==> flow/design.v <==
module mulary
  (
   input wire        clk,
   input wire        reset,
   input integer     req_command,
   input wire [31:0] req_in_1,
   input wire [31:0] req_in_2,
   output reg [63:0] resp_result
   );
   reg           y_signed, y_signed0, y_signed1;
   reg           x_, x0_, x1_;
   reg [15:0]    x0, x1, y1, y2;
   reg [23:0]    y0, y3;
   wire [2:0]    br00 = {x0[1:0],1'b0};
   wire [2:0]    br01 = x0[3:1];
   wire [2:0]    br02 = x0[5:3];
   wire [2:0]    br03 = x0[7:5];
   wire [2:0]    br04 = {x0[9:8],x0_};
   wire [2:0]    br05 = x0[11:9];
   wire [2:0]    br06 = x0[13:11];
   wire [2:0]    br07 = x0[15:13];
   wire [2:0]    br10 = {x1[1:0],x_};
   wire [2:0]    br11 = x1[3:1];
   wire [2:0]    br12 = x1[5:3];
   wire [2:0]    br13 = x1[7:5];
   wire [2:0]    br14 = {x1[9:8],x1_};
   wire [2:0]    br15 = x1[11:9];
   wire [2:0]    br16 = x1[13:11];
   wire [2:0]    br17 = x1[15:13];
   reg           ng00, ng01, ng02, ng03, ng04, ng05, ng06, ng07;
   reg           ng10, ng11, ng12, ng13, ng14, ng15, ng16, ng17;
   always @(*)begin
      y_signed = 1'b0;
      y_signed0 = 1'b0;
      y_signed1 = 1'b0;
      x_  = 1'b0;
      x0_ = 1'b0;
      x1_ = 1'b0;
      x0 = 16'h0;
      x1 = 16'h0;
      y0 = 24'h0;
      y1 = 16'h0;
      y2 = 16'h0;
      y3 = 24'h0;
      ng00 = (br00[2:1]==2'b10)|(br00[2:0]==3'b110);
      ng01 = (br01[2:1]==2'b10)|(br01[2:0]==3'b110);
      ng02 = (br02[2:1]==2'b10)|(br02[2:0]==3'b110);
      ng03 = (br03[2:1]==2'b10)|(br03[2:0]==3'b110);
      ng04 = (br04[2:1]==2'b10)|(br04[2:0]==3'b110);
      ng05 = (br05[2:1]==2'b10)|(br05[2:0]==3'b110);
      ng06 = (br06[2:1]==2'b10)|(br06[2:0]==3'b110);
      ng07 = (br07[2:1]==2'b10)|(br07[2:0]==3'b110);
      if((req_command==0)|(req_command==1))begin
         ng10 = 1'b0;
         ng11 = 1'b0;
         ng12 = 1'b0;
         ng13 = 1'b0;
      end else begin
         ng10 = (br10[2:1]==2'b10)|(br10[2:0]==3'b110);
         ng11 = (br11[2:1]==2'b10)|(br11[2:0]==3'b110);
         ng12 = (br12[2:1]==2'b10)|(br12[2:0]==3'b110);
         ng13 = (br13[2:1]==2'b10)|(br13[2:0]==3'b110);
      end
      ng14 = (br14[2:1]==2'b10)|(br14[2:0]==3'b110);
      ng15 = (br15[2:1]==2'b10)|(br15[2:0]==3'b110);
      ng16 = (br16[2:1]==2'b10)|(br16[2:0]==3'b110);
      ng17 = (br17[2:1]==2'b10)|(br17[2:0]==3'b110);
      case(req_command)
        0,
        1,
        2,
        6,
        8,
        10,
        12,
        13:begin
           y_signed = 1'b0;
           y_signed0 = 1'b0;
           y_signed1 = 1'b0;
        end
        3,
        4:begin
           y_signed = 1'b1;
           y_signed0 = 1'b0;
           y_signed1 = 1'b0;
        end
        7,
        9,
        11:begin
           y_signed = 1'b1;
           y_signed0 = 1'b1;
           y_signed1 = 1'b1;
        end
      endcase
      case(req_command)
        0,
        1:begin
           x_  = req_in_1[7];
           x0_ = req_in_1[7];
           x1_ = req_in_1[15];
           x0[15:0] = req_in_1[15:0];
           x1[15:0] = req_in_1[23:8];
           y0[23:0] = req_in_2[23:0];
           y1[15:0] = req_in_2[15:0];
           y2[15:0] = req_in_2[23:8];
           y3[23:0] = req_in_2[23:0];
        end
        2,
        3,
        4:begin
           x_       = 1'b0;
           x0_ = req_in_1[7];
           x1_ = req_in_1[7];
           x0[15:0] = req_in_1[15:0];
           x1[15:0] = req_in_1[15:0];
           y0[23:0] = {8'h0,req_in_2[15:0]};
           y1[15:0] = req_in_2[15:0];
           y2[15:0] = req_in_2[31:16];
           y3[23:0] = {req_in_2[31:16],8'h0};
        end
        6,
        7,
        8,
        9:begin
           x_       = 1'b0;
           x0_ = req_in_1[7];
           x1_ = req_in_1[23];
           x0[15:0] = req_in_1[15:0];
           x1[15:0] = req_in_1[31:16];
           y0[23:0] = {8'h0,req_in_2[15:0]};
           y1[15:0] = req_in_2[15:0];
           y2[15:0] = req_in_2[31:16];
           y3[23:0] = {req_in_2[31:16],8'h0};
        end
        10,
        11:begin
           x_       = 1'b0;
           x0_      = 1'b0;
           x1_      = 1'b0;
           x0[15:0] = req_in_1[15:0];
           x1[15:0] = req_in_1[31:16];
           y0[23:0] = {req_in_2[7:0],16'h0};
           y1[15:0] = {req_in_2[15:8],8'h0};
           y2[15:0] = {8'h0,req_in_2[23:16]};
           y3[23:0] = {16'h0,req_in_2[31:24]};
        end
        12,
        13:begin
           x_       = 1'b0;
           x0_      = 1'b0;
           x1_      = 1'b0;
           x0[15:0] = req_in_1[15:0];
           x1[15:0] = req_in_1[31:16];
           y0[23:0] = {16'h0,req_in_2[7:0]};
           y1[15:0] = {req_in_2[15:8],8'h0};
           y2[15:0] = {8'h0,req_in_2[23:16]};
           y3[23:0] = {req_in_2[31:24],16'h0};
        end
      endcase
   end
   always @(*) begin
     resp_result = 64'h0;  
     case(req_command)
       0,
       1:begin
          resp_result[63:0] = (64'hfffe0000_00000000
                               +(result0      )
                               +(result1 << 8 )
                               + (((x1[15])? req_in_2[23:0] : 0) <<24)  );
       end
       2:begin
          resp_result[63:0] = (64'hfffdfffe_00000000
                               +(result0      )
                               +(result1 << 8 )
                               + (((x0[15])? req_in_2[15:0]  : 0) <<16)
                               + (((x1[15])? req_in_2[31:16] : 0) <<32)  );
       end
       4:begin
          resp_result[63:0] = ((64'hfffcfffe_00000000|{~(req_in_1[15]&req_in_2[31]),48'h0000_00000000})
                               +(result0      )
                               +(result1 << 8 )
                               + (((x0[15])? req_in_2[15:0]  : 0) <<16)
                               + (((x1[15])? req_in_2[31:16] : 0) <<32)  );
       end
       3:begin
          resp_result[63:0] = (64'hfffdfffe_00000000
                               +(result0     )
                               +(result1 << 8)  );
       end
       6:begin
          resp_result[63:0] = (64'hfffffffc_00000000
                               +(result0      )
                               +(result1 >> 8 )
                               + (((x0[15])? req_in_2[15:0]  : 0) <<16)
                               + (((x1[15])? req_in_2[31:16] : 0) <<16)  );
       end
       7:begin
          resp_result[63:0] = (64'hfffffffc_00000000
                               +(result0      )
                               +(result1 >> 8 )   );
       end
       8:begin
          resp_result[63:0] = (64'hfffffffe_00000000
                               +(result0      )
                               +(result1 << 24)
                               + (((x0[15])? req_in_2[15:0]  : 0) <<16)
                               + (((x1[15])? req_in_2[31:16] : 0) <<48)  );
       end
       9:begin
          resp_result[63:0] = ((64'hfffffffe_00000000|{req_in_1[15]^req_in_2[15],32'h00000000})
                               +(result0     )
                               +(result1 <<24));
       end
       10:begin
          resp_result[63:0] = (64'hfffffff8_00000000
                               +(result0      )
                               +(result1 << 8 )
                               + (((x0[7] )? req_in_2[7:0]  : 0) << 24)
                               + (((x0[15])? req_in_2[15:8] : 0) << 24)
                               + (((x1[7] )? req_in_2[23:16]: 0) << 24)
                               + (((x1[15])? req_in_2[31:24]: 0) << 24)  );
       end
       11:begin
          resp_result[63:0] = (64'hfffffff8_00000000
                               +(result0      )
                               +(result1 << 8 )  );
       end
       12,
       13:begin
          resp_result[63:0] = (64'hfffffffe_00000000
                               +(result0      )
                               +(result1 << 24)
                               + (((x0[7] )? req_in_2[7:0]  : 0) << 8)
                               + (((x0[15])? req_in_2[15:8] : 0) << 24)
                               + (((x1[7] )? req_in_2[23:16]: 0) << 40)
                               + (((x1[15])? req_in_2[31:24]: 0) << 56)  );
       end
     endcase
   end
   wire [27:0]   by00, by01, by02, by03, by04, by05, by06, by07;
   wire [27:0]   by10, by11, by12, by13, by14, by15, by16, by17;
   booth0 booth00(.i(0), .y_signed(y_signed0), .br(br00), .y(y0), .by(by00), .com(req_command));
   booth0 booth01(.i(1), .y_signed(y_signed0), .br(br01), .y(y0), .by(by01), .com(req_command));
   booth0 booth02(.i(1), .y_signed(y_signed0), .br(br02), .y(y0), .by(by02), .com(req_command));
   booth0 booth03(.i(1), .y_signed(y_signed0), .br(br03), .y(y0), .by(by03), .com(req_command));
   booth1 booth04(.i(0), .y_signed(y_signed1), .br(br04), .y(y1), .by(by04), .com(req_command));
   booth1 booth05(.i(1), .y_signed(y_signed1), .br(br05), .y(y1), .by(by05), .com(req_command));
   booth1 booth06(.i(1), .y_signed(y_signed1), .br(br06), .y(y1), .by(by06), .com(req_command));
   booth1 booth07(.i(1), .y_signed(y_signed1), .br(br07), .y(y1), .by(by07), .com(req_command));
   booth2 booth10(.i(0), .y_signed(y_signed), .br(br10), .y(y2), .by(by10), .com(req_command));
   booth2 booth11(.i(1), .y_signed(y_signed), .br(br11), .y(y2), .by(by11), .com(req_command));
   booth2 booth12(.i(1), .y_signed(y_signed), .br(br12), .y(y2), .by(by12), .com(req_command));
   booth2 booth13(.i(1), .y_signed(y_signed), .br(br13), .y(y2), .by(by13), .com(req_command));
   booth3 booth14(.i(0), .y_signed(y_signed), .br(br14), .y(y3), .by(by14), .com(req_command));
   booth3 booth15(.i(1), .y_signed(y_signed), .br(br15), .y(y3), .by(by15), .com(req_command));
   booth3 booth16(.i(1), .y_signed(y_signed), .br(br16), .y(y3), .by(by16), .com(req_command));
   booth3 booth17(.i(1), .y_signed(y_signed), .br(br17), .y(y3), .by(by17), .com(req_command));
   wire [63:0]   result0 = ((({1'b0,by00}+ng00)) +
                            (({1'b0,by01}+ng01)<<2) +
                            (({1'b0,by02}+ng02)<<4) +
                            (({1'b0,by03}+ng03)<<6) +
                            (({1'b0,by04}+ng04)<<8) +
                            (({1'b0,by05}+ng05)<<10) +
                            (({1'b0,by06}+ng06)<<12) +
                            (({1'b0,by07}+ng07)<<14) );
   wire [63:0]   result1 = ((({1'b0,by10}+(ng10<<8))) +
                            (({1'b0,by11}+(ng11<<8))<<2) +
                            (({1'b0,by12}+(ng12<<8))<<4) +
                            (({1'b0,by13}+(ng13<<8))<<6) +
                            (({1'b0,by14}+ng14)<<8) +
                            (({1'b0,by15}+ng15)<<10) +
                            (({1'b0,by16}+ng16)<<12) +
                            (({1'b0,by17}+ng17)<<14) );
endmodule
module booth0
  (
   input             i,
   input             y_signed,
   input [2:0]       br,
   input [23:0]      y,
   input integer     com,
   output reg [27:0] by
   );
   wire              y_sign = (com==11) ? y[23] : y[15]&y_signed;
   wire              S = ((br==3'b000)|(br==3'b111)) ? 1'b0 : y_sign^br[2] ;
   always @(*) begin
      case(br)
        3'b000: by[15:0] =  {16{1'b0}};
        3'b001: by[15:0] =  {y[15:0]};
        3'b010: by[15:0] =  {y[15:0]};
        3'b011: by[15:0] =  {y[14:0],1'b0};
        3'b100: by[15:0] = ~{y[14:0],1'b0};
        3'b101: by[15:0] = ~{y[15:0]};
        3'b110: by[15:0] = ~{y[15:0]};
        3'b111: by[15:0] =  {16{1'b0}};
      endcase
      if((com==0)||(com==1)||(com==10)||(com==11))begin
         case(br)
           3'b000: by[24:16] =  {9{1'b0}};
           3'b001: by[24:16] =  {y[23]&y_signed,y[23:16]};
           3'b010: by[24:16] =  {y[23]&y_signed,y[23:16]};
           3'b011: by[24:16] =  {y[23:15]};
           3'b100: by[24:16] = ~{y[23:15]};
           3'b101: by[24:16] = ~{y[23]&y_signed,y[23:16]};
           3'b110: by[24:16] = ~{y[23]&y_signed,y[23:16]};
           3'b111: by[24:16] =  {9{1'b0}};
         endcase
         if(i) by[27:25] = {2'b01,~S};
         else  by[27:25] = {~S,S,S};
      end else begin
         case(br)
           3'b000: by[16] =  1'b0;
           3'b001: by[16] =  y[15]&y_signed;
           3'b010: by[16] =  y[15]&y_signed;
           3'b011: by[16] =  y[15];
           3'b100: by[16] = ~y[15];
           3'b101: by[16] = ~(y[15]&y_signed);
           3'b110: by[16] = ~(y[15]&y_signed);
           3'b111: by[16] =  1'b0;
         endcase
         if(i) by[27:17] = {8'h0,2'b01,~S};
         else  by[27:17] = {8'h0,~S,S,S};
      end
   end
endmodule
module booth1
  (
   input             i,
   input             y_signed,
   input [2:0]       br,
   input [15:0]      y,
   input integer     com,
   output reg [27:0] by
   );
   wire              S = ((br==3'b000)|(br==3'b111)) ? 1'b0 : (y[15]&y_signed)^br[2] ;
   always @(*) begin
      case(br)
        3'b000: by[15:0] =  {16{1'b0}};
        3'b001: by[15:0] =  {y[15:0]};
        3'b010: by[15:0] =  {y[15:0]};
        3'b011: by[15:0] =  {y[14:0],1'b0};
        3'b100: by[15:0] = ~{y[14:0],1'b0};
        3'b101: by[15:0] = ~{y[15:0]};
        3'b110: by[15:0] = ~{y[15:0]};
        3'b111: by[15:0] =  {16{1'b0}};
      endcase
      by[27:16] = 0;  
      case(com)
        0,
        1: begin
           case(br)
             3'b000: by[16] =  1'b0;
             3'b001: by[16] =  1'b0;
             3'b010: by[16] =  1'b0;
             3'b011: by[16] =  y[15];
             3'b100: by[16] = ~y[15];
             3'b101: by[16] =  1'b0;
             3'b110: by[16] =  1'b0;
             3'b111: by[16] =  1'b0;
           endcase
           by[27:17] = 0;
        end
        2,
        3,
        4,
        6,
        7,
        8,
        9,
        12,
        13: begin
           case(br)
             3'b000: by[16] =  1'b0;
             3'b001: by[16] =  y[15]&y_signed;
             3'b010: by[16] =  y[15]&y_signed;
             3'b011: by[16] =  y[15];
             3'b100: by[16] = ~y[15];
             3'b101: by[16] =~(y[15]&y_signed);
             3'b110: by[16] =~(y[15]&y_signed);
             3'b111: by[16] =  1'b0;
           endcase
           by[27:17] = {8'h0,2'b01,~S};
        end
        10,
        11: begin
           case(br)
             3'b000: by[16] =  1'b0;
             3'b001: by[16] =  y[15]&y_signed;
             3'b010: by[16] =  y[15]&y_signed;
             3'b011: by[16] =  y[15];
             3'b100: by[16] = ~y[15];
             3'b101: by[16] =~(y[15]&y_signed);
             3'b110: by[16] =~(y[15]&y_signed);
             3'b111: by[16] =  1'b0;
           endcase
           if(i) by[27:17] = {8'h0,2'b01,~S};
           else  by[27:17] = {8'h0,~S,S,S};
        end
      endcase
   end
endmodule
module booth2
  (
   input             i,
   input             y_signed,
   input [2:0]       br,
   input [15:0]      y,
   input integer     com,
   output reg [27:0] by
   );
   wire              y_sign = ((com==11) ? y[7] : y[15]) & y_signed;
   wire              S = ((br==3'b000)|(br==3'b111)) ? 1'b0 : y_sign^br[2] ;
   always @(*) begin
      if((com==10)||(com==11))begin
         if(i) by[19:17] = {2'b01,~S};
         else  by[19:17] = {~S,S,S};
         by[24:20] = 0;
      end else begin
         case(br)
           3'b000: by[24:17] =  {8{1'b0}};
           3'b001: by[24:17] =  {y[15]&y_signed,y[15:9]};
           3'b010: by[24:17] =  {y[15]&y_signed,y[15:9]};
           3'b011: by[24:17] =  {y[15:8]};
           3'b100: by[24:17] = ~{y[15:8]};
           3'b101: by[24:17] = ~{y[15]&y_signed,y[15:9]};
           3'b110: by[24:17] = ~{y[15]&y_signed,y[15:9]};
           3'b111: by[24:17] =  {8{1'b0}};
         endcase
      end
      if((com==0)|(com==1))begin
         case(br)
           3'b000: by[16] =  1'b0;
           3'b001: by[16] =  y[8];
           3'b010: by[16] =  y[8];
           3'b011: by[16] =  1'b0;
           3'b100: by[16] =  1'b0;
           3'b101: by[16] = ~y[8];
           3'b110: by[16] = ~y[8];
           3'b111: by[16] =  1'b0;
         endcase
         by[27:25] = {2'b01,~S};
         by[15:0] = ({16{1'b0}});
      end else if((com==10)|(com==11))begin
         case(br)
           3'b000: by[16:8] =  {9{1'b0}};
           3'b001: by[16:8] =  {y[7]&y_signed,y[7:0]};
           3'b010: by[16:8] =  {y[7]&y_signed,y[7:0]};
           3'b011: by[16:8] =  {y[7:0],1'b0};
           3'b100: by[16:8] = ~{y[7:0],1'b0};
           3'b101: by[16:8] = ~{y[7]&y_signed,y[7:0]};
           3'b110: by[16:8] = ~{y[7]&y_signed,y[7:0]};
           3'b111: by[16:8] =  {9{1'b0}};
         endcase
         by[27:25] = 0;
         by[7:0] = 0;
      end else begin
         case(br)
           3'b000: by[16:8] =  {9{1'b0}};
           3'b001: by[16:8] =   y[8:0];
           3'b010: by[16:8] =   y[8:0];
           3'b011: by[16:8] =  {y[7:0],1'b0};
           3'b100: by[16:8] = ~{y[7:0],1'b0};
           3'b101: by[16:8] =  ~y[8:0];
           3'b110: by[16:8] =  ~y[8:0];
           3'b111: by[16:8] =  {9{1'b0}};
         endcase
         if(i) by[27:25] = {2'b01,~S};
         else  by[27:25] = {~S,S,S};
         by[7:0] = 0;
      end
   end
endmodule
module booth3
  (
   input             i,
   input             y_signed,
   input [2:0]       br,
   input [23:0]      y,
   input integer     com,
   output reg [27:0] by
   );
   wire              y_sign = ((com==11) ? y[7] : y[23]) & y_signed;
   wire              S = ((br==3'b000)|(br==3'b111)) ? 1'b0 : y_sign^br[2] ;
   always @(*) begin
      case(br)
        3'b000: by[7:0] =  {8{1'b0}};
        3'b001: by[7:0] =  {y[7:0]};
        3'b010: by[7:0] =  {y[7:0]};
        3'b011: by[7:0] =  {y[6:0],1'b0};
        3'b100: by[7:0] = ~{y[6:0],1'b0};
        3'b101: by[7:0] = ~{y[7:0]};
        3'b110: by[7:0] = ~{y[7:0]};
        3'b111: by[7:0] =  {8{1'b0}};
      endcase
      if((com==10)||(com==11))begin
         case(br)
           3'b000: by[8] =  1'b0;
           3'b001: by[8] =  y[7]&y_signed;
           3'b010: by[8] =  y[7]&y_signed;
           3'b011: by[8] =  y[7];
           3'b100: by[8] = ~y[7];
           3'b101: by[8] =~(y[7]&y_signed);
           3'b110: by[8] =~(y[7]&y_signed);
           3'b111: by[8] =  1'b0;
         endcase
         if(i) by[11:9] = {2'b01,~S};
         else  by[11:9] = {~S,S,S};
         by[27:12] = 0;
      end else begin
         case(br)
           3'b000: by[24:8] =  {17{1'b0}};
           3'b001: by[24:8] =  {y[23]&y_signed,y[23:8]};
           3'b010: by[24:8] =  {y[23]&y_signed,y[23:8]};
           3'b011: by[24:8] =  {y[23:7]};
           3'b100: by[24:8] = ~{y[23:7]};
           3'b101: by[24:8] = ~{y[23]&y_signed,y[23:8]};
           3'b110: by[24:8] = ~{y[23]&y_signed,y[23:8]};
           3'b111: by[24:8] =  {17{1'b0}};
         endcase
         by[27:25] = {2'b01,~S};
      end
   end
endmodule
module cpa
  (
   input integer      req_command,
   input wire [63:0]  mul,
   input wire [4:0]   mulctl,
   input wire [31:0]  aln0,
   input wire [31:0]  aln1,
   input wire [31:0]  aln2,
   input wire [31:0]  aln3,
   output wire [31:0] add0,
   output wire [31:0] add1,
   output wire [31:0] add2,
   output wire [31:0] add3,
   output wire [81:0] addo
   );
   wire [81:0]        alnmul = (((mulctl[4]) ? {16'h0,mul[63:0]} : {mul[47:0],32'h0}) ^
                                {{34{mulctl[3]}},{16{mulctl[2]}},{16{mulctl[1]}},{16{mulctl[0]}}} );
   wire [2:0]         alnctl = (req_command==13) ? mulctl[2:0] : 3'b0;
   reg                cin0, cin1, cin2, cin3;
   wire [16:0]        sum01 = aln0[15: 0] + alnmul[63:48] + cin0;
   wire [16:0]        sum11 = aln1[15: 0] + alnmul[47:32] + cin1;
   wire [16:0]        sum21 = aln2[15: 0] + alnmul[31:16] + cin2;
   wire [16:0]        sum31 = aln3[15: 0] + alnmul[15: 0] + cin3;
   wire [17:0]        sum00 = aln0[31:16] + alnmul[81:64]   + sum01[16];
   wire [16:0]        sum10 = aln1[31:16] + {16{alnctl[2]}} + sum11[16];
   wire [16:0]        sum20 = aln2[31:16] + {16{alnctl[1]}} + sum21[16];
   wire [16:0]        sum30 = aln3[31:16] + {16{alnctl[0]}} + sum31[16];
   always @(*) begin
      if(req_command==13)begin
         cin0 = (mulctl[3]==1'b1);
         cin1 = (mulctl[2]==1'b1);
         cin2 = (mulctl[1]==1'b1);
         cin3 = (mulctl[0]==1'b1);
      end else begin
         cin0 = sum11[16];
         cin1 = sum21[16];
         cin2 = sum31[16];
         cin3 = (mulctl[0]==1'b1);
      end
   end
   assign add0 = {sum00[15:0], sum01[15:0]};
   assign add1 = {sum10[15:0], sum11[15:0]};
   assign add2 = {sum20[15:0], sum21[15:0]};
   assign add3 = {sum30[15:0], sum31[15:0]};
   assign addo = {sum00[17:0], sum01[15:0], sum11[15:0], sum21[15:0], sum31[15:0]};
endmodule
module fmad_check
  (
   input [31:0]      x,
   input [31:0]      y,
   input [31:0]      z,
   output reg [31:0] rslt,
   output reg [4:0]  flag
   );
   always @ (x or y or z) begin
      rslt = {32{1'bx}};
      flag = 5'h0;
      if((x[30:23]==8'hff)&(x[22:0]!=0))begin
         rslt    = x|32'h00400000;
         flag[4] = ~x[22]|((y[30:23]==8'hff)&~y[22]&(y[21:0]!=0))|((z[30:23]==8'hff)&~z[22]&(z[21:0]!=0));
      end else if((y[30:23]==8'hff)&(y[22:0]!=0))begin
         rslt    = y|32'h00400000;
         flag[4] = ~y[22]|((x[30:23]==8'hff)&~x[22]&(x[21:0]!=0))|((z[30:23]==8'hff)&~z[22]&(z[21:0]!=0));
      end else if(((x[30:23]==8'hff)&(y[30:0]==0))|((y[30:23]==8'hff)&(x[30:0]==0)))begin
         rslt    = 32'hffc00000;
         flag[4] = 1'b1;
      end else if((z[30:23]==8'hff)&(z[22:0]!=0))begin
         rslt    = z|32'h00400000;
         flag[4] = ~z[22]|((x[30:23]==8'hff)&~x[22]&(x[21:0]!=0))|((y[30:23]==8'hff)&~y[22]&(y[21:0]!=0));
      end else if(((x[30:23]==8'hff)|(y[30:23]==8'hff))&((z[30:23]==8'hff)))begin
         if((x[31]^y[31])==z[31])begin
            rslt    = z[31:0];
         end else begin
            rslt    = 32'hffc00000;
            flag[4] = 1'b1;
         end
      end else if(x[30:23]==8'hff)begin
         rslt = {x[31]^y[31],x[30:0]};
      end else if(y[30:23]==8'hff)begin
         rslt = {x[31]^y[31],y[30:0]};
      end else if(z[30:23]==8'hff)begin
         rslt = z[31:0];
      end else if((x[30:0]==0)|(y[30:0]==0))begin
         if(z[30:0]==0)
           rslt = {z[31]&(x[31]^y[31]),z[30:0]};
         else
           rslt = z;
      end else begin
         flag[0] = 1'b1;
      end
   end
endmodule
module fmad
  (
   input                    clk,
   input                    reset,
   input                    req,
   input integer            req_command,
   input [31:0]             x,
   input [31:0]             y,
   input [31:0]             z,
   input [31:0]             w,
   output reg signed [31:0] acc0, acc1, acc2, acc3,  
   output reg signed [ 9:0] exp0, exp1, exp2, exp3,  
   output reg [31:0]        rslt,                    
   output reg [4:0]         flag                     
   );
   reg               en0, en1;
   always @ (*) begin
      if(reset)begin
         en0 = 1'b0;
      end else begin
         en0 = req;
      end
   end
   always @ (posedge clk) begin
      if(reset)begin
         en1 <= 1'b0;
      end else begin
         en1 <= en0;
      end
   end
   wire[4:0]         flag0i;                    
   wire [31:0]       rslt0i;                    
   reg [4:0]         flag0, flag1;              
   reg [31:0]        rslt0, rslt1;              
   fmad_check fmad_check
     (
      .x(x),
      .y(y),
      .z(z),
      .rslt(rslt0i),
      .flag(flag0i)
   );
   always @ (posedge clk) begin
      if(en0) begin
         if(req_command==1)begin
            flag0 <= flag0i;
            rslt0 <= rslt0i;
         end else begin
            flag0 <= 0;
         end
      end
      if(en1)begin
         flag1 <= flag0;
         rslt1 <= rslt0;
      end
   end
   wire [23:0]       fracx = {(x[30:23]!=8'h00),x[22:0]};                    
   wire [23:0]       fracy = {(y[30:23]!=8'h00),y[22:0]};                    
   wire [31:0]       fracz = {(z[30:23]!=8'h00),z[22:0],8'h0};               
   wire [7:0]        expx =       (x[30:23]==8'h00) ? 8'h01 : x[30:23];      
   wire [7:0]        expy =       (y[30:23]==8'h00) ? 8'h01 : y[30:23];      
   wire signed [8:0] expz = {1'b0,(z[30:23]==8'h00) ? 8'h01 : z[30:23]};     
   wire signed [9:0] expm = expx+expy-127+1;                                 
   wire signed [9:0] expd = expm-expz;                                       
   wire [63:0]       muli;
   wire [31:0]       req_in_1 = ((req_command == 1) ? {8'h0,fracx[23:0]}
                                 :                    {1'b1,x[6:0],  1'b1,y[6:0],  1'b1,z[6:0],  1'b1,w[6:0]});
   wire [31:0]       req_in_2 = ((req_command == 1) ? {8'h0,fracy[23:0]}
                                 :                    {1'b1,x[22:16],1'b1,y[22:16],1'b1,z[22:16],1'b1,w[22:16]});
   mulary mulary
     (
      .clk(clk),
      .reset(reset),
      .req_command(req_command),
      .req_in_1(req_in_1),
      .req_in_2(req_in_2),
      .resp_result(muli)
   );
   reg [5:0]         sfti;
   always @ (*) begin
      if(expd>=55)begin
         sfti = 55;
      end else if(expd>=0)begin
         sfti = expd;
      end else if(expd>=-32)begin
         sfti = expd+32;
      end else begin
         sfti = 0;
      end
   end
   reg [5:0]         sft0, sft1, sft2, sft3;
   reg [8:0]         expa;                                                               
   reg               sgnz;                                                               
   wire signed [9:0] exp0p = {1'b0,x[30:23]} + {1'b0,x[14:7]};                           
   wire signed [9:0] exp1p = {1'b0,y[30:23]} + {1'b0,y[14:7]};                           
   wire signed [9:0] exp2p = {1'b0,z[30:23]} + {1'b0,z[14:7]};                           
   wire signed [9:0] exp3p = {1'b0,w[30:23]} + {1'b0,w[14:7]};                           
   reg signed [9:0]  exp0l, exp1l, exp2l, exp3l;                                         
   wire sftout0 = ((exp0l==0) | (aln0[48:30]!={19{1'b0}}) & (aln0[48:30]!={19{1'b1}}));  
   wire sftout1 = ((exp1l==0) | (aln1[48:30]!={19{1'b0}}) & (aln1[48:30]!={19{1'b1}}));  
   wire sftout2 = ((exp2l==0) | (aln2[48:30]!={19{1'b0}}) & (aln2[48:30]!={19{1'b1}}));  
   wire sftout3 = ((exp3l==0) | (aln3[48:30]!={19{1'b0}}) & (aln3[48:30]!={19{1'b1}}));  
   wire signed [9:0] exp0i = (!sftout0) ? exp0 : exp0l;                                  
   wire signed [9:0] exp1i = (!sftout1) ? exp1 : exp1l;                                  
   wire signed [9:0] exp2i = (!sftout2) ? exp2 : exp2l;                                  
   wire signed [9:0] exp3i = (!sftout3) ? exp3 : exp3l;                                  
   wire signed [9:0] exd0 = exp0p - exp0i + 16;                                          
   wire signed [9:0] exd1 = exp1p - exp1i + 16;                                          
   wire signed [9:0] exd2 = exp2p - exp2i + 16;                                          
   wire signed [9:0] exd3 = exp3p - exp3i + 16;                                          
   reg [63:0]        mul;
   reg [4:0]         mulctl;
   reg [48:0]        aln0, aln1, aln2, aln3;
   wire [31:0]       add0, add1, add2, add3;
   always @ (posedge clk) begin
      if(en0)begin
         if(req_command==13)begin
            if((x[30:23]==0)|(x[14:7]==0)|(exd0<0))  exp0l <= 0;
            else                                     exp0l <= exp0p;
            if((y[30:23]==0)|(y[14:7]==0)|(exd1<0))  exp1l <= 0;
            else                                     exp1l <= exp1p;
            if((z[30:23]==0)|(z[14:7]==0)|(exd2<0))  exp2l <= 0;
            else                                     exp2l <= exp2p;
            if((w[30:23]==0)|(w[14:7]==0)|(exd3<0))  exp3l <= 0;
            else                                     exp3l <= exp3p;
         end
         if(req_command==13)begin
            mul <= muli;
         end else begin
            mul <= {16'h0,muli[47:0]};
         end
         if(req_command==1)begin
            sgnz <= z[31];
            if(expd>=0)begin
               expa <= expm;
            end else if(expd>=-32)begin
               expa <= expm+32;
            end else begin
               expa <= expz;
            end
         end
         if(req_command==13)begin
            mulctl <= {1'b1,x[31]^x[15], y[31]^y[15], z[31]^z[15], w[31]^w[15]};
         end else begin
            if(expd>=0) mulctl <= {1'b0,{4{(x[31]^y[31]^z[31])}}};
            else        mulctl <= {1'b1,{4{(x[31]^y[31]^z[31])}}};
         end
         if(req_command==13)begin
            if(exd0[9:6]!=0) sft0 <= 63;
            else             sft0 <= exd0;
            if(exd1[9:6]!=0) sft1 <= 63;
            else             sft1 <= exd1;
            if(exd2[9:6]!=0) sft2 <= 63;
            else             sft2 <= exd2;
            if(exd3[9:6]!=0) sft3 <= 63;
            else             sft3 <= exd3;
         end else begin
            if(sfti>=48)begin
               acc0 <= 0;            acc1 <= fracz;            acc2 <= fracz;            acc3 <= fracz;
               sft0 <= 0;            sft1 <= sfti;             sft2 <= sfti-16;          sft3 <= sfti-32;
            end else if(sfti>=32)begin
               acc0 <= fracz;        acc1 <= fracz;            acc2 <= fracz;            acc3 <= {fracz,16'h0};
               sft0 <= sfti+16;      sft1 <= sfti;             sft2 <= sfti-16;          sft3 <= sfti-16;
            end else if(sfti>=16)begin
               acc0 <= fracz;        acc1 <= fracz;            acc2 <= {fracz,16'h0};    acc3 <= 0;
               sft0 <= sfti+16;      sft1 <= sfti;             sft2 <= sfti;             sft3 <= 0;
            end else begin
               acc0 <= fracz;        acc1 <= {fracz,16'h0};    acc2 <= 0;                acc3 <= 0;
               sft0 <= sfti+16;      sft1 <= sfti+16;          sft2 <= 0;                sft3 <= 0;
            end
         end
      end
      if(reset)begin
         exp0 <= 0;
         acc0 <= 0;
         exp1 <= 0;
         acc1 <= 0;
         exp2 <= 0;
         acc2 <= 0;
         exp3 <= 0;
         acc3 <= 0;
      end else if((req_command==13)&(en1))begin  
         if(!sftout0)begin
            exp0 <= exp0l;
            acc0 <= add0;
         end
         if(!sftout1)begin
            exp1 <= exp1l;
            acc1 <= add1;
         end
         if(!sftout2)begin
            exp2 <= exp2l;
            acc2 <= add2;
         end
         if(!sftout3)begin
            exp3 <= exp3l;
            acc3 <= add3;
         end
      end
   end
   always @ (*) begin
      if(req_command==1)begin  
         aln0 = {acc0,16'h0}>>sft0;
         aln1 = {acc1,16'h0}>>sft1;
         aln2 = {acc2,16'h0}>>sft2;
         aln3 = {acc3,16'h0}>>sft3;
      end else begin
         aln0 = $signed({acc0,16'h0})>>>sft0;
         aln1 = $signed({acc1,16'h0})>>>sft1;
         aln2 = $signed({acc2,16'h0})>>>sft2;
         aln3 = $signed({acc3,16'h0})>>>sft3;
      end
   end
   wire [81:0]       addi;
   cpa cpa
     (
      .req_command(req_command),   
      .mul(mul),
      .mulctl(mulctl),
      .aln0(aln0),      .aln1(aln1),      .aln2(aln2),      .aln3(aln3),
      .add0(add0),      .add1(add1),      .add2(add2),      .add3(add3),
      .addo(addi)
   );
   reg [81:0]        add;
   reg [8:0]         expr;
   reg               sgnr;
   always @ (posedge clk) begin
      if(en1 & flag0[0])begin
         add[81:0] <= addi;
         sgnr <= sgnz;
         expr <= expa;
      end
   end
   wire [64:0]   nrmi,nrm0,nrm1,nrm2,nrm3,nrm4,nrm5;
   wire [1:0]    ssn;
   wire [5:0]    nrmsft;                                 
   assign nrmsft[5] = (~(|nrmi[64:32])|(&nrmi[64:32]))& (expr[8:5]!=4'h0);
   assign nrmsft[4] = (~(|nrm5[64:48])|(&nrm5[64:48]))&((expr[8:4]&{3'h7,~nrmsft[5],  1'b1})!=5'h00);
   assign nrmsft[3] = (~(|nrm4[64:56])|(&nrm4[64:56]))&((expr[8:3]&{3'h7,~nrmsft[5:4],1'b1})!=6'h00);
   assign nrmsft[2] = (~(|nrm3[64:60])|(&nrm3[64:60]))&((expr[8:2]&{3'h7,~nrmsft[5:3],1'b1})!=7'h00);
   assign nrmsft[1] = (~(|nrm2[64:62])|(&nrm2[64:62]))&((expr[8:1]&{3'h7,~nrmsft[5:2],1'b1})!=8'h00);
   assign nrmsft[0] = (~(|nrm1[64:63])|(&nrm1[64:63]))&((expr[8:0]&{3'h7,~nrmsft[5:1],1'b1})!=9'h000);
   assign nrmi = {add[81:18],(|add[17:0])};
   assign nrm5 = (~nrmsft[5]) ? nrmi : {add[49:0], 15'h0};
   assign nrm4 = (~nrmsft[4]) ? nrm5 : {nrm5[48:0], 16'h0000};
   assign nrm3 = (~nrmsft[3]) ? nrm4 : {nrm4[56:0], 8'h00};
   assign nrm2 = (~nrmsft[2]) ? nrm3 : {nrm3[60:0], 4'h0};
   assign nrm1 = (~nrmsft[1]) ? nrm2 : {nrm2[62:0], 2'b00};
   assign nrm0 = (~nrmsft[0]) ? nrm1 : {nrm1[63:0], 1'b0};
   assign ssn = {nrm0[38],(|nrm0[37:0])};
   wire [2:0]    grsn = {nrm0[40:39],(|ssn)};
   wire          rnd = (~nrmi[64]) ? (grsn[1:0]==2'b11)|(grsn[2:1]==2'b11)
                                   : ((grsn[1:0]==2'b00)|                           
                                      ((grsn[1]^grsn[0])     &(grsn[0]))|           
                                      ((grsn[2]^(|grsn[1:0]))&(grsn[1]^grsn[0])));  
   wire [9:0]    expn = expr-nrmsft+{1'b0,(nrm0[64]^nrm0[63])};  
   wire [30:0]   rsltr = (~nrm0[64]) ? {expn,nrm0[62:40]}+rnd : {expn,~nrm0[62:40]}+rnd;
   always @ (*) begin
      rslt[31] = sgnr^add[81];
      flag = 0;
      if(flag1[0] == 1'b0)begin
         rslt = rslt1;
         flag = flag1;
      end else if(nrmi==0)begin
         rslt[31:0] = 32'h00000000;
      end else if(expn[9])begin
         rslt[30:0] = 31'h00000000;
         flag[0] = 1'b1;
         flag[1] = 1'b1;
      end else if((expn[8:0]>=9'h0ff)&(~expn[9]))begin
         rslt[30:0] = 31'h7f800000;
         flag[0] = 1'b1;
         flag[2] = 1'b1;
      end else if(~nrm0[64])begin
         rslt[30:0] = rsltr[30:0];
         flag[0] = |grsn[1:0] | (rsltr[30:23]==8'hff);
         flag[1] = ((rsltr[30:23]==8'h00)|((expn[7:0]==8'h00)&~ssn[1]))&(|grsn[1:0]);
         flag[2] = (rsltr[30:23]==8'hff);
      end else begin
         rslt[30:0] = rsltr[30:0];
         flag[0] = |grsn[1:0] | (rsltr[30:23]==8'hff);
         flag[1] = ((rsltr[30:23]==8'h00)|((expn[7:0]==8'h00)&((~ssn[1]&~ssn[0])|(ssn[1]&ssn[0])) ))&(|grsn[1:0]);
         flag[2] = (rsltr[30:23]==8'hff);
      end
   end
endmodule
module fmad_fp32
  (
   input         clk,
   input         reset,
   input         req,
   input [31:0]  x,
   input [31:0]  y,
   input [31:0]  z,
   output [31:0] rslt,
   output [4:0]  flag
   );
   wire signed [31:0] acc0, acc1, acc2, acc3;
   wire signed [9:0]  exp0, exp1, exp2, exp3;
   fmad fmad
     (
      .clk(clk),
      .reset(reset),
      .req(req),
      .req_command(1),
      .x(x),
      .y(y),
      .z(z),
      .w(32'h0),
      .acc0(acc0), .acc1(acc1), .acc2(acc2), .acc3(acc3),
      .exp0(exp0), .exp1(exp1), .exp2(exp2), .exp3(exp3),
      .rslt(rslt),
      .flag(flag)
   );
endmodule
==> flow/run.sh <==
#!/bin/bash
# the make line also repeats each setting of config.mk as NAME=value (left out here)
make -C /OpenROAD-flow-scripts/flow DESIGN_CONFIG=/design/flow/config.mk WORK_HOME=/design/flow/orfs CLKGATE_MAP_FILE= finish
==> flow/config.mk <==
export PLATFORM = sky130hd
export DESIGN_NAME = fmad_fp32
export DESIGN_NICKNAME = fmad_fp32
export VERILOG_FILES = /design/flow/design.v
export SDC_FILE = /design/flow/constraint.sdc
export NUM_CORES = 4
export LEC_CHECK = 0
export ABC_AREA = 0
export CAP_MARGIN = 10
export CELL_PAD_IN_SITES_DETAIL_PLACEMENT = 1
export CORE_ASPECT_RATIO = 1.13
export CORE_MARGIN = 2
export CORE_UTILIZATION = 62
export HOLD_SLACK_MARGIN = -0.07
export MAX_ROUTING_LAYER = met4
export MIN_ROUTING_LAYER = met2
export PLACE_DENSITY_LB_ADDON = 0.03
export SLEW_MARGIN = 10
==> flow/constraint.sdc <==
create_clock -name core_clock -period 10.4 [get_ports {clk}]
set_input_delay 2.0800 -clock core_clock [delete_from_list [all_inputs] [get_ports {clk}]]
set_output_delay 2.0800 -clock core_clock [all_outputs]
set_load 0.01 [all_outputs]
==> flow_summary.ini, run 1 <==
; generated from flow reports
[run_status]
status = did not finish
haltStage = detailed placement
toolErrorMsg = [ERROR DPL-0033] detailed placement checks failed during check placement.

[yosys]
top_area_share_pct = 14.0
netlist_area_um2 = 52300
ys_chip_area_um2 = 52300
ys_seq_share_pct = 17.7
synth-edff-count = 243
synthCells = 6528
mux_share_pct = 7.54
ys_warn_count = 28
ys_cells = 6528
yosys-top-cells-count = nand2_1, nor2_1, xnor2_1, a21oi_1, clkbuf_1
ys_sh_adder_pct = 17.0
syn-num-nets = 7197
yosysUniqueCellTypes = 111
ys_async_sr_fraction_pct = 0
netlist_logic_family_top = AND-OR/OR-AND gates
ys.flop_type = edfxtp_1
numSynthFlops = 340
syn_avg_cell_area_um2 = 8.01
synth_area_leader_cell = edfxtp_1
aoi_share_pct = 19.6
synthSimpleGateAreaFrac_pct = 18.8
ys_sh_xor_pct = 13.0
yosys.cell_count.top_type = nand2_1
area_leaders = edfxtp_1, fa_1, xnor2_1, ha_1, nand2_1

[floorplanning]
rows = 113
chipArea_um2 = 86700
fp_util_pct = 62.4
die_h_um = 313
dieWidth_um = 277
pin_count = 136
fp.coreArea_um2 = 83800

[placed_design]
port_buffers = 134
routabilityCongestion = 1.28
## through the flow
step	instance area, um^2	TNS, ps	setup WS, ps	std cells	hold slack [ps]
3_3_place_gp	65500	-152290	-4990	8687	402
2_1_floorplan	54400	-148440	-4260	6528	400
==> inputs of run 2 (changes only) <==
ABC_AREA = 1   (was 0)
CAP_MARGIN = 0   (was 10)
CELL_PAD_IN_SITES_DETAIL_PLACEMENT = default   (was 1)
CORE_ASPECT_RATIO = 0.63   (was 1.13)
CORE_UTILIZATION = 65   (was 62)
CTS_CLUSTER_DIAMETER = 261   (was default)
HOLD_SLACK_MARGIN = default   (was -0.07)
MIN_ROUTING_LAYER = default   (was met2)
PLACE_DENSITY = 0.57   (was default)
PLACE_DENSITY_LB_ADDON = default   (was 0.03)
SETUP_SLACK_MARGIN = 3.14   (was default)
SLEW_MARGIN = 30   (was 10)
clock period = 10.9 ns   (was 10.4 ns; I/O delays follow)
==> run 2 against run 1 <==
Against the previous run: the flow stops in global routing; die area down 5.3%; synthesized area down 0.87%; synthesized cell count up 18%.
==> flow_summary.ini, run 2 <==
; generated from flow reports
[yosys]
area_leaders = edfxtp_1, nand2_1, fa_1, ha_1, inv_1
numSynthFlops = 340
yosysUniqueCellTypes = 68
mux_share_pct = 0.734
ys_seq_share_pct = 17.8
synthCells = 7702
ys_async_sr_fraction_pct = 0
ys_cells = 7702
ys_warn_count = 28
ys_sh_xor_pct = 7.82
top_area_share_pct = 14.1
synthSimpleGateAreaFrac_pct = 23.2
ys_chip_area_um2 = 51800
yosys.cell_count.top_type = nand2_1
yosys-top-cells-count = nand2_1, inv_1, o21ai_0, nor2_1, a21oi_1
syn_avg_cell_area_um2 = 6.73
ys.flop_type = edfxtp_1
netlist_logic_family_top = simple AND/OR/NAND/NOR gates
synth-edff-count = 243
netlist_area_um2 = 51800
aoi_share_pct = 21.6
ys_sh_adder_pct = 17.2
synth_area_leader_cell = edfxtp_1
syn-num-nets = 8371

[cts]
cts_buffers = 34
clock_path_buffers = 3
cts_max_level = 2
hold_buffers = 0
clock-root-buffer = clkbuf_16
cts.sinks = 340

[run_status]
toolErrorMsg = [ERROR GRT-0232] Routing congestion too high. Check the congestion heatmap in the GUI.
haltStage = global routing
status = did not finish

[floorplanning]
chipArea_um2 = 82100
fp.coreArea_um2 = 79200
dieWidth_um = 360
pin_count = 136
fp_util_pct = 65.4
die_h_um = 228
rows = 82

[grt]
grt.total_usage_pct = 89.0
grt_remaining_overflow = 1841

[placed_design]
dpl.hpwl_mm = 187
port_buffers = 134
dp.cells = 9728
routabilityCongestion = 1.26
==> run 2: through the flow <==
stage          hold WS (ps)  TNS [ps]  setup slack, ps  instance area [um^2]
2_1_floorplan           400     -6800             -327                 53400
3_3_place_gp            402    -21190            -1370                 64100
3_5_place_dp            405    -34560            -1770                 64100
4_1_cts                 421    -12830            -1060                 68600
==> run 2: per-layer routing <==
layer | GRT overflow | GRT usage, %
met1 | 316 | 91.0
met2 | 816 | 97.3
met3 | 325 | 80.6
met4 | 384 | 79.6
met5 | - | -
==> run 2: what timing repair did <==
action,4_1_cts
resized,475
buffers inserted,268
pin swaps,237
setup endpoints to repair,204
cloned,6
==> inputs of run 3 (changes only) <==
ABC_AREA = default   (was 1)
CAP_MARGIN = 20   (was 0)
CORE_ASPECT_RATIO = default   (was 0.63)
CORE_UTILIZATION = 72   (was 65)
CTS_CLUSTER_DIAMETER = default   (was 261)
CTS_CLUSTER_SIZE = 39   (was default)
MAX_ROUTING_LAYER = default   (was met4)
PLACE_DENSITY = default   (was 0.57)
SETUP_SLACK_MARGIN = default   (was 3.14)
SLEW_MARGIN = 20   (was 30)
clock period = 15.9 ns   (was 10.9 ns; I/O delays follow)
==> run 3 against run 2 <==
Against the previous run: the layout now fails its checks (setup timing); synthesized cell count decreased by 15%; die area decreased by 8.9%; synthesized area increased by 0.88%.
==> flow_summary.ini, run 3 <==
; physical design summary
[cts]
clock-root-buffer = clkbuf_16
clkLatencyLatePin_ps = 570
cts_max_level = 2
cts.sinks = 340
clock_path_buffers = 3
cts_tree = done
cts_buffers = 36
hold_buffers = 0
clk_pin_slew_worst_paths_ps = 70

[drt]
route.detailed.drc = 0
totalWireLength_mm = 192
drt-initial-drc-count = 8197
vias_per_cell = 7.05
vias = 52400
wl_per_cell_um = 25.9
first_pass_iters = 13
antenna_left = 0

[worst_hold_path]
min_to = fmad.rslt1[1]$_DFFE_PP_
min_from = fmad.rslt0[1]$_DFFE_PP_
holdCritPathClass = flip-flop to flip-flop
hold_depth = 0

[timing]
hold_viol_final = 0
layout_min_cycle_time_ps = 16110
hold_ws_ps = 413
min_period_over_period_pct = 101
fmax_mhz = 62.1
rsz0062_at_grt = yes
setup_viol = 1
skew_ps = 41.2
drv_slew = 0
slew_headroom_pct = 20.2
worst_pin_slew_ps = 1190
finalWorstSetupSlack_ps = -208

[floorplanning]
die_h_um = 273
dieWidth_um = 273
rows = 98
fp.coreArea_um2 = 71700
chipArea_um2 = 74800
fp_util_pct = 72.9
pin_count = 136

[yosys]
numSynthFlops = 340
ys_sh_xor_pct = 13.0
area_leaders = edfxtp_1, fa_1, xnor2_1, ha_1, nand2_1
ys_cells = 6528
ys.flop_type = edfxtp_1
yosysUniqueCellTypes = 111
aoi_share_pct = 19.6
mux_share_pct = 7.54
syn_avg_cell_area_um2 = 8.01
synth_area_leader_cell = edfxtp_1
top_area_share_pct = 14.0
syn-num-nets = 7197
ys_chip_area_um2 = 52300
yosys-top-cells-count = nand2_1, nor2_1, xnor2_1, a21oi_1, clkbuf_1
ys_warn_count = 28
ys_async_sr_fraction_pct = 0
synthSimpleGateAreaFrac_pct = 18.8
yosys.cell_count.top_type = nand2_1
ys_seq_share_pct = 17.7
synth-edff-count = 243
ys_sh_adder_pct = 17.0
netlist_logic_family_top = AND-OR/OR-AND gates
netlist_area_um2 = 52300
synthCells = 6528

[run]
max_cap_viol_count = 0
warnings = 41

[finish]
post-route-util_pct = 78.4
final_cells = 7437
fin_area_um2 = 56200
nets = 7125
areaGrowthSynthToFinish_pct = 7.53
n_fill_cell = 4942

[placed_design]
dpl.hpwl_mm = 145
dp.cells = 7322
placed_area_um2 = 54400
routabilityCongestion = 1.08
port_buffers = 134

[critical_path]
critPathLaunch = fmad.sft3[0]$_DFFE_PP_
path_buffers = 4
crit_top_cell = a21o_1
critPathRequiredTime_ps = 16150
cp-endpoint = fmad.add[80]$_DFFE_PP_
cp_slowest_cell = mux4_2
crit_family = AND-OR/OR-AND gates
reg2reg_to = fmad.add[80]$_DFFE_PP_
rr_worst_depth = 94
worst_ep_arrival_time_ps = 16360
r2r_slack_ps = -210
crit_type = flip-flop to flip-flop
worst-path-stages = 94
endpoint_kind = flip-flop
cpPeakStageDelay_ps = 550
cp_max_fo = 8
setup.worst_path.start_class = flip-flop
timing.rr.start = fmad.sft3[0]$_DFFE_PP_

[grt]
grt_first_pass_wirelength_mm = 292
grt_pass1_vias = 50400
grt_max_degree = 128
grt.total_usage_pct = 50.4
antenna_found_initial = 4
grt_remaining_overflow = 0

[run_status]
status = finished with violations
so.violations = setup timing
==> run 3: repair_timing <==
| action | in CTS | in global routing |
|---|---|---|
| gates resized | 32 | 28 |
| hold endpoints to repair | 0 | 0 |
| endpoints found under the setup margin | 37 | 48 |
| gates cloned | 0 | 1 |
| pin swaps | 16 | 76 |
| setup buffers | 32 | 22 |
==> run 3: per-stage QoR <==
| stage | TNS, ps | setup slack [ps] |
|---|---|---|
| 6_report | -208 | -208 |
| 3_5_place_dp | -4900 | -1100 |
| 5_1_grt | -4120 | -868 |
| 3_3_place_gp | -146 | -146 |
| 4_1_cts | -1750 | -501 |
| 2_1_floorplan | 0 | 14.9 |
==> run 3: per-layer routing <==
layer  global-route usage, %  vias to the layer above  wire length (um)
li1                        -                    22900                 -
met2                    77.0                     4183             82200
met1                    60.1                    24100             65400
met4                    42.2                        4             20100
met3                    12.4                     1276             24600
met5                       0                        -                21
==> run 3: cell type report <==
type	count	area, um^2	area share, %
Multi-Input combinational cell	5319	40000	71.2
Sequential cell	340	9240	16.4
Timing Repair Buffer	415	3320	5.90
Inverter	344	1310	2.32
Tap cell	950	1190	2.11
Clock buffer	46	1000	1.79
Clock inverter	19	154	0.274
Antenna cell	4	10.0	0.0178
==> inputs of run 4 (changes only) <==
CELL_PAD_IN_SITES_DETAIL_PLACEMENT = 1   (was default)
CELL_PAD_IN_SITES_GLOBAL_PLACEMENT = 0   (was default)
CORE_ASPECT_RATIO = 0.82   (was default)
CORE_UTILIZATION = 59   (was 72)
CTS_CLUSTER_DIAMETER = 87   (was default)
CTS_CLUSTER_SIZE = 12   (was 39)
PLACE_DENSITY_LB_ADDON = 0.19   (was default)
SLEW_MARGIN = 25   (was 20)
clock period = 24.7 ns   (was 15.9 ns; I/O delays follow)
==> run 4 against run 3 <==
Against the previous run: sequential share of layout area is 0.34 points higher; the run now finishes clean; core utilization is 15 points lower; cell count is 0.79% higher; via count is 4.2% higher.
==> flow_summary.ini, run 4 <==
; physical design summary
[finish]
n_fill_cell = 10600
areaGrowthSynthToFinish_pct = 5.35
post-route-util_pct = 62.9
nets = 6982

[yosys]
synthSimpleGateAreaFrac_pct = 18.8
ys_chip_area_um2 = 52300
numSynthFlops = 340
yosys-top-cells-count = nand2_1, nor2_1, xnor2_1, a21oi_1, clkbuf_1
area_leaders = edfxtp_1, fa_1, xnor2_1, ha_1, nand2_1
syn_avg_cell_area_um2 = 8.01
synth-edff-count = 243
mux_share_pct = 7.54
ys_sh_xor_pct = 13.0
syn-num-nets = 7197
synthCells = 6528
ys_cells = 6528
top_area_share_pct = 14.0
ys_sh_adder_pct = 17.0
netlist_area_um2 = 52300
aoi_share_pct = 19.6
synth_area_leader_cell = edfxtp_1
ys.flop_type = edfxtp_1
yosysUniqueCellTypes = 111
ys_warn_count = 28
yosys.cell_count.top_type = nand2_1
netlist_logic_family_top = AND-OR/OR-AND gates
ys_seq_share_pct = 17.7
ys_async_sr_fraction_pct = 0

[drt]
route.detailed.drc = 0
vias = 54600
drt-initial-drc-count = 7831
first_pass_iters = 9
totalWireLength_mm = 235
antenna_left = 0
wl_per_cell_um = 31.4
vias_per_cell = 7.29

[run]
max_cap_viol_count = 0
warnings = 34

[critical_path]
worst-path-stages = 55
crit_family = simple AND/OR/NAND/NOR gates
path_buffers = 13
rr_worst_depth = 91
r2r_slack_ps = 4170
crit_type = flip-flop to primary output
worst_ep_arrival_time_ps = 17160
crit_top_cell = ha_1
endpoint_kind = primary output
cpPeakStageDelay_ps = 630
setup.worst_path.start_class = flip-flop
reg2reg_to = fmad.add[81]$_DFFE_PP_
cp_max_fo = 57
timing.rr.start = fmad.sft3[2]$_DFFE_PP_
cp-endpoint = rslt[2]
critPathLaunch = fmad.add[81]$_DFFE_PP_
cp_slowest_cell = or4_1
critPathRequiredTime_ps = 19760

[timing]
setup_tns_ps = 0
layout_min_cycle_time_ps = 22100
fmax_mhz = 45.3
drv_slew = 0
setup_viol = 0
min_period_over_period_pct = 89.5
slew_headroom_pct = 18.1
skew_ps = 34.9
hold_viol_final = 0
rsz0062_at_grt = no
worst_pin_slew_ps = 1220

[worst_hold_path]
min_from = fmad.rslt0[10]$_DFFE_PP_
hold_depth = 0
holdCritPathClass = flip-flop to flip-flop
min_to = fmad.rslt1[10]$_DFFE_PP_

[grt]
grt_max_degree = 95
grt_pass1_vias = 56200
grt_remaining_overflow = 0
grt_first_pass_wirelength_mm = 349
grt.total_usage_pct = 50.2
antenna_found_initial = 20

[floorplanning]
die_h_um = 274
fp_util_pct = 59.7
pin_count = 136
rows = 98
dieWidth_um = 333
chipArea_um2 = 91000
fp.coreArea_um2 = 87500

[placed_design]
routabilityCongestion = 1.04
port_buffers = 134
dpl.hpwl_mm = 178

[cts]
clkLatencyLatePin_ps = 590
cts_max_level = 2
clock-root-buffer = clkbuf_16
hold_buffers = 0
cts.sinks = 340
cts_resized = 0
cts_setup_buffers = 0
clock_path_buffers = 3
clk_pin_slew_worst_paths_ps = 70
cts_tree = done
cts_buffers = 35

[run_status]
status = complete, no violations
run 4: final cells by class:
cell class	count	area (um^2)	share of cell area (%)
Antenna cell	8	20.0	0.0363
Clock buffer	56	965	1.75
Clock inverter	6	77.6	0.141
Inverter	344	1300	2.36
Multi-Input combinational cell	5319	39800	72.2
Sequential cell	340	9240	16.8
Tap cell	1150	1440	2.61
Timing Repair Buffer	273	2240	4.07
run 4: metrics by stage:
stage               cells  setup WS (ps)  hold WS [ps]  instance area (um^2)
CTS                  7487           2990           419                 55000
detailed placement   7425           3870           407                 54000
finish               7496           2600           419                 55100
global placement     7423           4450           402                 53900
global route         7488           1590           432                 55100
floorplan            6528           6730           400                 52300
run 4: layer usage:
layer	vias up	wire length, um	track usage, %
li1	22600	-	-
met1	26600	85300	61.9
met2	4098	97400	73.5
met3	1332	32900	17.5
met4	24	19600	35.2
met5	-	212	0.415
==> inputs of run 5 (changes only) <==
ABC_AREA = 1   (was default)
CAP_MARGIN = 15   (was 20)
CELL_PAD_IN_SITES_DETAIL_PLACEMENT = default   (was 1)
CELL_PAD_IN_SITES_GLOBAL_PLACEMENT = default   (was 0)
CORE_ASPECT_RATIO = default   (was 0.82)
CORE_UTILIZATION = 72   (was 59)
CTS_CLUSTER_DIAMETER = 209   (was 87)
CTS_CLUSTER_SIZE = 17   (was 12)
PLACE_DENSITY_LB_ADDON = default   (was 0.19)
SETUP_SLACK_MARGIN = -1.03   (was default)
SLEW_MARGIN = 20   (was 25)
clock period = 10.5 ns   (was 24.7 ns; I/O delays follow)
==> run 5 against run 4 <==
Against the previous run: the run now fails in global routing; synthesized area is 0.87% lower; synthesized cell count is 18% higher; die area is 19% lower.
==> flow_summary.ini, run 5 <==
; generated from flow reports
[floorplanning]
fp.coreArea_um2 = 71400
chipArea_um2 = 74200
die_h_um = 272
pin_count = 136
fp_util_pct = 72.6
rows = 98
dieWidth_um = 272

[placed_design]
dp.cells = 9605
dpl.hpwl_mm = 172
placed_area_um2 = 62700
routabilityCongestion = 1.15
port_buffers = 134

[yosys]
syn-num-nets = 8371
ys_sh_adder_pct = 17.2
yosys.cell_count.top_type = nand2_1
ys_warn_count = 28
yosysUniqueCellTypes = 68
ys_sh_xor_pct = 7.82
area_leaders = edfxtp_1, nand2_1, fa_1, ha_1, inv_1
aoi_share_pct = 21.6
ys_cells = 7702
ys.flop_type = edfxtp_1
ys_chip_area_um2 = 51800
ys_seq_share_pct = 17.8
yosys-top-cells-count = nand2_1, inv_1, o21ai_0, nor2_1, a21oi_1
netlist_area_um2 = 51800
numSynthFlops = 340
syn_avg_cell_area_um2 = 6.73
netlist_logic_family_top = simple AND/OR/NAND/NOR gates
synthCells = 7702
ys_async_sr_fraction_pct = 0
synth_area_leader_cell = edfxtp_1
synthSimpleGateAreaFrac_pct = 23.2
top_area_share_pct = 14.1
synth-edff-count = 243
mux_share_pct = 0.734

[run_status]
status = did not finish
haltStage = global routing
toolErrorMsg = [ERROR GRT-0116] Global routing finished with congestion. Check the congestion regions in the DRC Viewer.

[cts]
cts_max_level = 1
cts_buffers = 23
cts.sinks = 340
hold_buffers = 0
clock-root-buffer = clkbuf_16
clock_path_buffers = 3

[grt]
grt_remaining_overflow = 222
grt.total_usage_pct = 76.8
run 5: stage by stage:
step                      util [%]  setup slack, ps  hold WS [ps]
after floorplan                  -            -1020           400
after global placement        87.9            -1770           403
after detailed placement      87.9            -2560           405
after CTS                     90.2            -2080           416
run 5: repair_timing:
item                                    in CTS
resized                                    163
pin swaps                                  119
cloned                                       3
endpoints found under the hold margin        0
endpoints found under the setup margin      51
setup buffers                               65
run 5: routing by layer:
layer / track usage, % / GRT overflow
met1: 76.2 / 12
met3: 61.5 / 2
met4: 76.4 / 92
met5: 32.5 / 3
met2: 93.9 / 113
==> inputs of run 6 (changes only) <==
ABC_AREA = default   (was 1)
CAP_MARGIN = 20   (was 15)
CTS_CLUSTER_DIAMETER = 307   (was 209)
CTS_CLUSTER_SIZE = 100   (was 17)
PLACE_DENSITY = 0.35   (was default)
SETUP_SLACK_MARGIN = default   (was -1.03)
TNS_END_PERCENT = 10   (was default)
clock period = 9.66 ns   (was 10.5 ns; I/O delays follow)
==> run 6 against run 5 <==
Against the previous run: the flow again stops in global routing; synthesized cell count fell by 15%; die area is 0.87% higher; synthesized area up 0.88%.
==> flow_summary.ini, run 6 <==
; generated from flow reports
[run_status]
status = did not finish
haltStage = global routing
toolErrorMsg = [ERROR GRT-0232] Routing congestion too high. Check the congestion heatmap in the GUI.

[yosys]
netlist_area_um2 = 52300
syn_avg_cell_area_um2 = 8.01
synth-edff-count = 243
ys_sh_adder_pct = 17.0
ys_chip_area_um2 = 52300
ys.flop_type = edfxtp_1
aoi_share_pct = 19.6
syn-num-nets = 7197
ys_seq_share_pct = 17.7
netlist_logic_family_top = AND-OR/OR-AND gates
yosys-top-cells-count = nand2_1, nor2_1, xnor2_1, a21oi_1, clkbuf_1
mux_share_pct = 7.54
synth_area_leader_cell = edfxtp_1
ys_warn_count = 28
numSynthFlops = 340
ys_async_sr_fraction_pct = 0
area_leaders = edfxtp_1, fa_1, xnor2_1, ha_1, nand2_1
top_area_share_pct = 14.0
synthCells = 6528
synthSimpleGateAreaFrac_pct = 18.8
yosysUniqueCellTypes = 111
ys_sh_xor_pct = 13.0
ys_cells = 6528
yosys.cell_count.top_type = nand2_1

[cts]
cts.sinks = 340
cts_buffers = 7
cts_max_level = 1
clock-root-buffer = clkbuf_16
clock_path_buffers = 3

[floorplanning]
fp.coreArea_um2 = 71700
fp_util_pct = 72.9
dieWidth_um = 273
die_h_um = 273
chipArea_um2 = 74800
rows = 98
pin_count = 136

[grt]
grt.total_usage_pct = 75.2
grt_remaining_overflow = 128

[placed_design]
dpl.hpwl_mm = 166
routabilityCongestion = 1.17
port_buffers = 134
-- run 6: metrics by stage --
step                      area, um^2  hold WS [ps]  instances  setup TNS [ps]  setup WS, ps
after floorplan                52400           400       6528         -314160         -5000
after global placement         64200           402       8591         -233960         -5130
after detailed placement       64200           406       8591         -277740         -6230
after CTS                      65100           371       8651         -250350         -6160
-- run 6: repair_timing --
item | 4_1_cts
setup buffers | 51
hold buffers | 0
gates resized | 175
cloned | 0
endpoints found under the setup margin | 99
pin swaps | 70
-- run 6: layer usage --
layer | GRT overflow | GRT usage, %
met4 | 64 | 74.0
met2 | 57 | 94.0
met3 | 5 | 57.7
met5 | 1 | 23.3
met1 | 1 | 75.7
==> inputs of run 7 (changes only) <==
CAP_MARGIN = 15   (was 20)
CTS_CLUSTER_DIAMETER = default   (was 307)
CTS_CLUSTER_SIZE = 38   (was 100)
PLACE_DENSITY = default   (was 0.35)
TNS_END_PERCENT = default   (was 10)
clock period = 13.6 ns   (was 9.66 ns; I/O delays follow)
==> run 7 against run 6 <==
Against the previous run: now fails the layout checks on setup timing; die area unchanged; synthesized area stayed put; synthesized cell count unchanged.
==> flow_summary.ini, run 7 <==
; physical design summary
[critical_path]
timing.rr.start = fmad.sft3[0]$_DFFE_PP_
cp_max_fo = 7
path_buffers = 17
critPathRequiredTime_ps = 13930
endpoint_kind = flip-flop
worst_ep_arrival_time_ps = 16470
reg2reg_to = fmad.add[68]$_DFFE_PP_
r2r_slack_ps = -2540
critPathLaunch = fmad.sft3[0]$_DFFE_PP_
crit_family = AND-OR/OR-AND gates
rr_worst_depth = 95
cp-endpoint = fmad.add[68]$_DFFE_PP_
cpPeakStageDelay_ps = 550
crit_type = flip-flop to flip-flop
cp_slowest_cell = mux4_2
crit_top_cell = a21o_1
setup.worst_path.start_class = flip-flop
worst-path-stages = 95

[placed_design]
dpl.hpwl_mm = 146
port_buffers = 134
routabilityCongestion = 1.11
place_ws_ps = -1860

[floorplanning]
fp.coreArea_um2 = 71700
rows = 98
chipArea_um2 = 74800
fp_util_pct = 72.9
die_h_um = 273
pin_count = 136
dieWidth_um = 273

[cts]
clkLatencyLatePin_ps = 590
clock-root-buffer = clkbuf_16
cts_max_level = 2
cts_buffers = 35
clock_path_buffers = 3
cts.sinks = 340
cts_tree = done
clk_pin_slew_worst_paths_ps = 70
hold_buffers = 0

[yosys]
aoi_share_pct = 19.6
ys_chip_area_um2 = 52300
yosysUniqueCellTypes = 111
synthSimpleGateAreaFrac_pct = 18.8
ys.flop_type = edfxtp_1
synth_area_leader_cell = edfxtp_1
numSynthFlops = 340
ys_sh_xor_pct = 13.0
yosys.cell_count.top_type = nand2_1
mux_share_pct = 7.54
netlist_logic_family_top = AND-OR/OR-AND gates
ys_cells = 6528
top_area_share_pct = 14.0
area_leaders = edfxtp_1, fa_1, xnor2_1, ha_1, nand2_1
ys_warn_count = 28
syn-num-nets = 7197
yosys-top-cells-count = nand2_1, nor2_1, xnor2_1, a21oi_1, clkbuf_1
ys_async_sr_fraction_pct = 0
ys_sh_adder_pct = 17.0
syn_avg_cell_area_um2 = 8.01
synthCells = 6528
synth-edff-count = 243
netlist_area_um2 = 52300
ys_seq_share_pct = 17.7

[grt]
met1_usage_pct = 61.1
grtUsageMet3_pct = 11.5
grt_use_met2_pct = 77.2
grt_remaining_overflow = 0
grt.total_usage_pct = 50.7
antenna_found_initial = 12
grt_first_pass_wirelength_mm = 293
grt_max_degree = 121
grt_pass1_vias = 50400
grt_busiest_layer = met2

[timing]
skew_ps = 61.6
finalWorstSetupSlack_ps = -2540
fmax_mhz = 62.0
worst_pin_slew_ps = 1090
drv_slew = 0
hold_viol_final = 0
layout_min_cycle_time_ps = 16140
setup_viol = 44
min_period_over_period_pct = 119
slew_headroom_pct = 26.7
hold_ws_ps = 389
rsz0062_at_grt = yes

[run_status]
status = finished with violations
so.violations = setup timing

[worst_hold_path]
holdCritPathClass = flip-flop to flip-flop
min_from = fmad.rslt0[15]$_DFFE_PP_
hold_depth = 0
min_to = fmad.rslt1[15]$_DFFE_PP_

[finish]
areaGrowthSynthToFinish_pct = 11.6
nets = 7324

[run]
warnings = 42
max_cap_viol_count = 0

[drt]
vias = 54300
vias_per_cell = 7.11
first_pass_iters = 17
route.detailed.drc = 0
totalWireLength_mm = 202
drt-initial-drc-count = 9231
antenna_left = 0
wl_per_cell_um = 26.5
run 7: area by class of cell:
type                       count  area (um^2)
antenna                        4         10.0
fill                        4687        13400
sequential                   340         9240
timing repair buffer         615         4950
tap                          950         1190
multi-input combinational   5319        40400
clock buffer                  42          975
clock inverter                22          221
inverter                     344         1310
run 7: metrics by stage:
| step | setup TNS, ps | instances | util, % | cell area [um^2] |
|---|---|---|---|---|
| 2_1_floorplan | -5680 | 6528 | - | 52700 |
| 3_3_place_gp | -9230 | 7470 | 77.8 | 55800 |
| 3_5_place_dp | -17090 | 7470 | 77.8 | 55800 |
| 4_1_cts | -15300 | 7577 | 80.1 | 57400 |
| 5_1_grt | -54330 | 7635 | 81.3 | 58300 |
| 6_report | -32590 | 7636 | 81.3 | 58300 |
run 7: what timing repair did:
item,in CTS,in global routing
resized,21,118
endpoints found under the hold margin,0,0
buffers inserted,43,62
pin swaps,38,48
endpoints found under the setup margin,51,64
run 7: layer usage:
metal	vias to the layer above	part of all wire, %
met2	4783	42
met3	1420	14
met5	-	0.029
li1	23300	-
met1	24800	33
met4	10	11
